try-juniper:
// breakout
module breakout(
    input  clk,
    input  rst,
    input  rota,
    input  rotb,
    input  de,
    output red,
    output green,
    output blue,
    output hsync,
    output vsync
    );
For scale: roughly 1300 cells after synthesis, about 190 flip-flops, about 10 I/O pins.
Settings: LEC_CHECK=0, ABC_AREA=0, CAP_MARGIN=20, CORE_MARGIN=2, CORE_UTILIZATION=31, CTS_CLUSTER_DIAMETER=396, CTS_CLUSTER_SIZE=96, GPL_ROUTABILITY_DRIVEN=1, GPL_TIMING_DRIVEN=1, PLACE_DENSITY_LB_ADDON=0.06, SETUP_SLACK_MARGIN=1.39, SLEW_MARGIN=25; clock period 18.1 ns.
run.sh (not shown) runs the stock make flow with config.mk's settings and CLKGATE_MAP_FILE=.
diff inputs: try-juniper => try-yarrow
Settings: CORE_UTILIZATION: 31 -> 61; CTS_CLUSTER_DIAMETER: 396 -> 99; CTS_CLUSTER_SIZE: 96 -> unset; PLACE_DENSITY_LB_ADDON: 0.06 -> unset; PLACE_DENSITY: unset -> 0.64; ABC_AREA: 0 -> 1; the clock period (ns, I/O delays scaled along): 18.1 -> 7.37.
==> comparison <==
Chip area from the yosys synthesis statistics went up by more than 10% going from try-juniper to try-yarrow.
Complex-gate fraction of the synthesized area, try-yarrow and try-juniper: lower on try-yarrow
Between try-yarrow and try-juniper, it is try-yarrow whose layout filler cell count is lower, by about 50%.
Summary of try-yarrow over try-juniper: combinational share of power +1.0 points; worst slew margin relative to its limit +4.1 points; synthesized cell count rose by 519.
In the reports for try-yarrow and try-juniper, the larger multiplexer area fraction after synthesis belongs to try-juniper.
On die boundary height: between try-yarrow and try-juniper, it ends up lower for try-yarrow.
Looking at internal power consumption, try-yarrow sits 150% above try-juniper.
Any difference in number of port buffers between try-yarrow and try-juniper is small enough to ignore.
Taking try-yarrow over try-juniper, the well tap count ratio works out to 0.59.
For try-zinc, these inputs were changed with respect to try-yarrow:
Settings: clearing GPL_TIMING_DRIVEN, which used to be 1; swapping 25 for 20 in SLEW_MARGIN; clearing CTS_CLUSTER_DIAMETER, which used to be 99; clearing PLACE_DENSITY, which used to be 0.64; clearing GPL_ROUTABILITY_DRIVEN, which used to be 1; swapping 1.39 for 1.95 in SETUP_SLACK_MARGIN; swapping 61 for 66 in CORE_UTILIZATION.
Notes after the runs:
try-zinc has completed all stages; timing, DRC and antenna checks passed.
Summary of try-zinc over try-yarrow: total via count after detailed routing now larger; sum of internal, switching and leakage power now smaller; length of the first detailed-routing pass in iterations now smaller; logic area comparable.
Looking at try-zinc and try-yarrow, the tightest hold margin is a wash.
try-zinc: worst setup slack after layout is 300 ps higher than what try-yarrow reported.
Going from try-yarrow to try-zinc, share of final layout cell area taken by clock buffers and inverters comparable; final clock period utilization by the worst path down 4.0 points; final area held.
#### Input delta (try-willow over try-zinc)
Settings: a change of SETUP_SLACK_MARGIN from 1.95 to 2.08; a change of CORE_UTILIZATION from 66 to 72; an added CTS_CLUSTER_SIZE of 10; a change of SLEW_MARGIN from 20 to 40; an added CORE_ASPECT_RATIO of 1.32; an added PLACE_DENSITY of 0.36.
Cmp try-willow and try-zinc / global-route track usage on met3 / higher: try-zinc
Against try-zinc, try-willow comes in 8.1% lower on total die area.
As of try-willow, wire length of the first global-routing pass had risen by a few percent compared to try-zinc.
On try-willow: number of global-route vias before repair is about 7% higher than what try-zinc gave.
Compared with try-zinc, try-willow shows total iterations of the first detailed-routing run higher by 1.
Met2 routing resource usage after global routing: try-willow vs try-zinc up 11 points
When the final numbers for try-willow and try-zinc were put side by side, the total routed wire length on the met1 layer turned out to be greater in try-zinc.
> inputs changed (try-willow -> try-onyx)
Settings: CAP_MARGIN now 40, was 20; PLACE_DENSITY now 0.4, was 0.36; HOLD_SLACK_MARGIN now 0.28, previously not set.
## What came out
Reported for try-willow and try-onyx, met1 track demand over resource turned out identical to the last digit.
Delta (try-onyx minus try-willow): post-synthesis sequential area ratio essentially unchanged; chip area held.
try-onyx ended up with a higher non-clock buffer count than try-willow did.


breakout again, from the RTL that the note above started with.
make LEC_CHECK=0 ABC_AREA=1 CAP_MARGIN=0 CORE_ASPECT_RATIO=1.32 CORE_MARGIN=2 CORE_UTILIZATION=72 CTS_CLUSTER_SIZE=10 HOLD_SLACK_MARGIN=0.27 PLACE_DENSITY=0.36 SETUP_SLACK_MARGIN=2.08 SLEW_MARGIN=40 TNS_END_PERCENT=5 finish   # period 7.37 ns
The baseline ran to the end with no violations.
Change:
Settings changed: CAP_MARGIN 0 to 20, CORE_ASPECT_RATIO 1.32 to default, CTS_CLUSTER_DIAMETER from default to 90, CTS_CLUSTER_SIZE 10 to default, HOLD_SLACK_MARGIN 0.27 to default, PLACE_DENSITY 0.36 to default, PLACE_DENSITY_LB_ADDON from default to 0.01, SETUP_SLACK_MARGIN 2.08 to 1.95, SLEW_MARGIN 40 to 20, TNS_END_PERCENT 5 to default.
Outcome: The changed run finished with timing, DRC and antenna clean. Final area came out lower slightly. Core utilization drops by 0.52 points. First-iteration DRC count climbs by well over a third. Clock power came out higher slightly. Routed wire length shrinks slightly. Sequential power stays flat. Combinational power falls by a few percent.


## JK
breakout again, from the RTL that the note above started with.
clock: 40.0 ns
lec_check: 0
cap_margin: 20
core_aspect_ratio: 0.5
core_margin: 2
core_utilization: 56
cts_cluster_diameter: 391
cts_cluster_size: 48
place_density: 0.35
setup_slack_margin: 5.0
slew_margin: 35
tns_end_percent: 40
JK went all the way through the flow, and no timing, DRC or antenna check failed.
### JK -> MS
- PLACE_DENSITY removed (was 0.35)
- CTS_CLUSTER_DIAMETER removed (was 391)
- TNS_END_PERCENT removed (was 40)
- CORE_UTILIZATION changed from 56 to 72
- SETUP_SLACK_MARGIN removed (was 5.0)
- CTS_CLUSTER_SIZE removed (was 48)
- CORE_ASPECT_RATIO removed (was 0.5)
- SLEW_MARGIN changed from 35 to 20
- the clock period (ns, I/O delays scaled along) changed from 40.0 to 8.42
Notes after the runs:
- MS went all the way through synthesis, placement and routing and the layout is clean on timing, DRC and antenna.
- Taking JK as the reference, in MS setup slack saw a decrease; total chip power saw an increase; flip-flop count saw little to no change.


Setup of P:
breakout again, from the RTL that the note above started with.
make LEC_CHECK=0 ABC_AREA=0 CAP_MARGIN=20 CORE_MARGIN=2 CORE_UTILIZATION=71 CTS_CLUSTER_DIAMETER=256 CTS_CLUSTER_SIZE=54 GPL_ROUTABILITY_DRIVEN=1 GPL_TIMING_DRIVEN=1 MAX_ROUTING_LAYER=met4 PLACE_DENSITY=0.65 SETUP_SLACK_MARGIN=1.39 SLEW_MARGIN=25 finish   # period 9.27 ns
Per the final summary, P finished and its layout is clean on timing, DRC and antenna.
--- input diff P..Q ---
Settings: SETUP_SLACK_MARGIN now -0.59, was 1.39; the clock period (ns, I/O delays scaled along) now 7.73, was 9.27.
==> results <==
- Taking Q over P, the total power after layout ratio works out to 1.17.
- Taking P as the reference point, the combinational power of Q rises by about 20%.
- P → Q: final period utilization has increased, I/O pin count about even, final area dropped 0.32%, area growth from synthesis to layout went down by 0.35 points.
Setup changes, Q to R
Settings: a change of CTS_CLUSTER_DIAMETER from 256 to 99; a deleted MAX_ROUTING_LAYER that had been met4; a change of SETUP_SLACK_MARGIN from -0.59 to 1.98; a deleted PLACE_DENSITY that had been 0.65; a deleted CTS_CLUSTER_SIZE that had been 54; a change of CORE_UTILIZATION from 71 to 72; an added PLACE_DENSITY_LB_ADDON of 0.0; a change of the clock period (ns, I/O delays scaled along) from 7.73 to 7.37.
## What came out
R vs Q: cell area after placement down in R
Going from Q to R, proportion of cell area occupied by registers decreased 0.34 points, synthesized net count level, arrival time at the worst endpoint has decreased, worst hold slack across all endpoints fell 3.8 ps, detailed-routing iteration count for the pre-antenna-repair pass rose by 1.
[R] total via count in the routed design rose about 3.4% relative to Q
R: average wire length per cell after detail routing is about 5% higher than what Q reported.


Starting RTL as in the previous note.
clock: 15.1 ns
lec_check: 0
abc_area: 1
cap_margin: 20
cell_pad_in_sites_detail_placement: 2
cell_pad_in_sites_global_placement: 3
core_aspect_ratio: 1.49
core_margin: 10
core_utilization: 31
cts_cluster_diameter: 213
gpl_routability_driven: 0
gpl_timing_driven: 1
place_density: 0.54
slew_margin: 5
tns_end_percent: 95
The starting point finished with timing, DRC and antenna clean.
Next try:
==> flow/config.mk (replaced) <==
export PLATFORM = sky130hd
export DESIGN_NAME = breakout
export DESIGN_NICKNAME = breakout
export VERILOG_FILES = /design/flow/design.v
export SDC_FILE = /design/flow/constraint.sdc
export NUM_CORES = 4
export LEC_CHECK = 0
export CAP_MARGIN = 20
export CORE_MARGIN = 2
export CORE_UTILIZATION = 24
export SLEW_MARGIN = 20
==> flow/constraint.sdc (replaced) <==
create_clock -name core_clock -period 57.6 [get_ports {clk}]
set_input_delay 11.5200 -clock core_clock [delete_from_list [all_inputs] [get_ports {clk}]]
set_output_delay 11.5200 -clock core_clock [all_outputs]
set_load 0.01 [all_outputs]
- die size is lower by 2.1%
- clock power came out lower by 75%
- clock skew decreases by 0.0072 ns
- core utilization went down by 6.8 points
- via count decreases by 21%
Next try:
--- a/flow/config.mk
+++ b/flow/config.mk
@@ -6,6 +6,8 @@
 export NUM_CORES = 4
 export LEC_CHECK = 0
+export ABC_AREA = 1
 export CAP_MARGIN = 20
 export CORE_MARGIN = 2
-export CORE_UTILIZATION = 24
+export CORE_UTILIZATION = 72
+export SETUP_SLACK_MARGIN = 2.08
 export SLEW_MARGIN = 20
==> flow/constraint.sdc (replaced) <==
create_clock -name core_clock -period 9.0 [get_ports {clk}]
set_input_delay 1.8000 -clock core_clock [delete_from_list [all_inputs] [get_ports {clk}]]
set_output_delay 1.8000 -clock core_clock [all_outputs]
set_load 0.01 [all_outputs]
Wire length rose by 11%; utilization rose by 50 points; register-to-register slack gets worse by 49 ns; global-route usage rose by 24 points; hold slack barely changes.
Next try:
--- a/flow/config.mk
+++ b/flow/config.mk
@@ -6,8 +6,6 @@
 export NUM_CORES = 4
 export LEC_CHECK = 0
-export ABC_AREA = 1
 export CAP_MARGIN = 20
 export CORE_MARGIN = 2
-export CORE_UTILIZATION = 72
-export SETUP_SLACK_MARGIN = 2.08
+export CORE_UTILIZATION = 38
 export SLEW_MARGIN = 20
==> flow/constraint.sdc (replaced) <==
create_clock -name core_clock -period 13.3 [get_ports {clk}]
set_input_delay 2.6600 -clock core_clock [delete_from_list [all_inputs] [get_ports {clk}]]
set_output_delay 2.6600 -clock core_clock [all_outputs]
set_load 0.01 [all_outputs]
Effect:
- The new run completed with no timing, DRC or antenna violations
- non-clock buffer count came out higher by 5
- setup slack improves by 2.5 ns
- design area came out lower by 8.3%
- power came out lower by 34%
- critical path depth came out higher by 2
- via count came out lower by 21%
- first-iteration DRC count came out lower by 44%


sierra:
Starting RTL as in the previous note.
Settings: LEC_CHECK=0, ABC_AREA=1, CAP_MARGIN=0, CORE_ASPECT_RATIO=0.68, CORE_MARGIN=2, CORE_UTILIZATION=72, CTS_CLUSTER_DIAMETER=99, CTS_CLUSTER_SIZE=97, GPL_ROUTABILITY_DRIVEN=0, GPL_TIMING_DRIVEN=1, HOLD_SLACK_MARGIN=0.29, PLACE_DENSITY_LB_ADDON=0.11, SETUP_SLACK_MARGIN=2.18, SLEW_MARGIN=0; clock period 7.37 ns.
> inputs changed (sierra -> yarrow)
Settings: GPL_ROUTABILITY_DRIVEN: 0 -> unset; SETUP_SLACK_MARGIN: 2.18 -> 1.95; CTS_CLUSTER_SIZE: 97 -> unset; CORE_ASPECT_RATIO: 0.68 -> unset; SLEW_MARGIN: 0 -> 20; HOLD_SLACK_MARGIN: 0.29 -> unset; PLACE_DENSITY_LB_ADDON: 0.11 -> 0.2; CTS_CLUSTER_DIAMETER: 99 -> unset; GPL_TIMING_DRIVEN: 1 -> unset; CAP_MARGIN: 0 -> 20.
[summary]
The number of nets in the final layout on yarrow is in line with that on sierra.
sierra → yarrow: actual slew at the worst max-slew pin now smaller; slack of the critical path now smaller.
yarrow vs sierra, sequential power share went up by 0.3 points.
Going from sierra to yarrow, power moved down, met2 layer usage reported by global route grew by 3.2 points.
diff inputs: yarrow => raven
Settings: CTS_CLUSTER_SIZE newly set to 10; CAP_MARGIN changed from 20 to 40; HOLD_SLACK_MARGIN newly set to 0.28; PLACE_DENSITY_LB_ADDON changed from 0.2 to 0.29; SETUP_SLACK_MARGIN changed from 1.95 to 2.08.
==> results <==
raven reports a higher area growth from synthesis to final layout than yarrow does. Summary — total half-perimeter wirelength after legalization and detailed placement, raven relative to yarrow: higher, by 160 µm. Compared yarrow against raven; total number of nets in the final design within noise. Relative to yarrow, count of fill cells added during filler insertion has decreased by about 4% in raven. The sequential share of layout area on raven is in line with that on yarrow. Of raven and yarrow, the higher total power of the final layout belongs to raven. raven falls short of yarrow in post-placement worst setup slack.
#### Input delta (maple over raven)
Settings: a deleted CTS_CLUSTER_SIZE that had been 10; a change of PLACE_DENSITY_LB_ADDON from 0.29 to 0.01; a deleted HOLD_SLACK_MARGIN that had been 0.28; a change of SETUP_SLACK_MARGIN from 2.08 to 1.95; a change of CAP_MARGIN from 40 to 20; an added CTS_CLUSTER_DIAMETER of 202.
--- outcome ---
- Final instance area across raven and maple: no real change.
- maple leaves less setup margin than raven.
- Clock skew essentially unchanged between raven and maple.
- Compared with raven, in maple actual transition at the worst max-transition pin rose by 0.28 ns; number of pins exceeding their max-slew limit in the final report stayed essentially flat; post-layout total power fell by 0.021 mW.
The following lists how umber was set up differently from maple:
Settings: setting TNS_END_PERCENT to 5 for the first time; setting MAX_ROUTING_LAYER to met4 for the first time; setting CTS_CLUSTER_SIZE to 70 for the first time; setting GPL_ROUTABILITY_DRIVEN to 0 for the first time; changing SETUP_SLACK_MARGIN from 1.95 to 2.11; changing CAP_MARGIN from 20 to 15.
Notes after the runs:
Of umber and maple, the higher total met3 wirelength after detailed routing belongs to maple.
[compare] base=maple new=umber: routed wire length went down 1.2 mm; clock transition at the registers of the reported paths neither gained nor lost much; final critical path time including I/O delays and setup saw a decrease; combinational power saw little to no change; wire length per cell dropped about 3.4%.
Global-route wire length before repair essentially unchanged between umber and maple.
Core utilization: umber vs maple, no meaningful difference
Between umber and maple, the fraction of power consumed by sequential logic is lower for umber.
Compared with maple, umber shows a worst setup margin that is 0.029 ns higher.
Power and IR drop assume default switching activity.
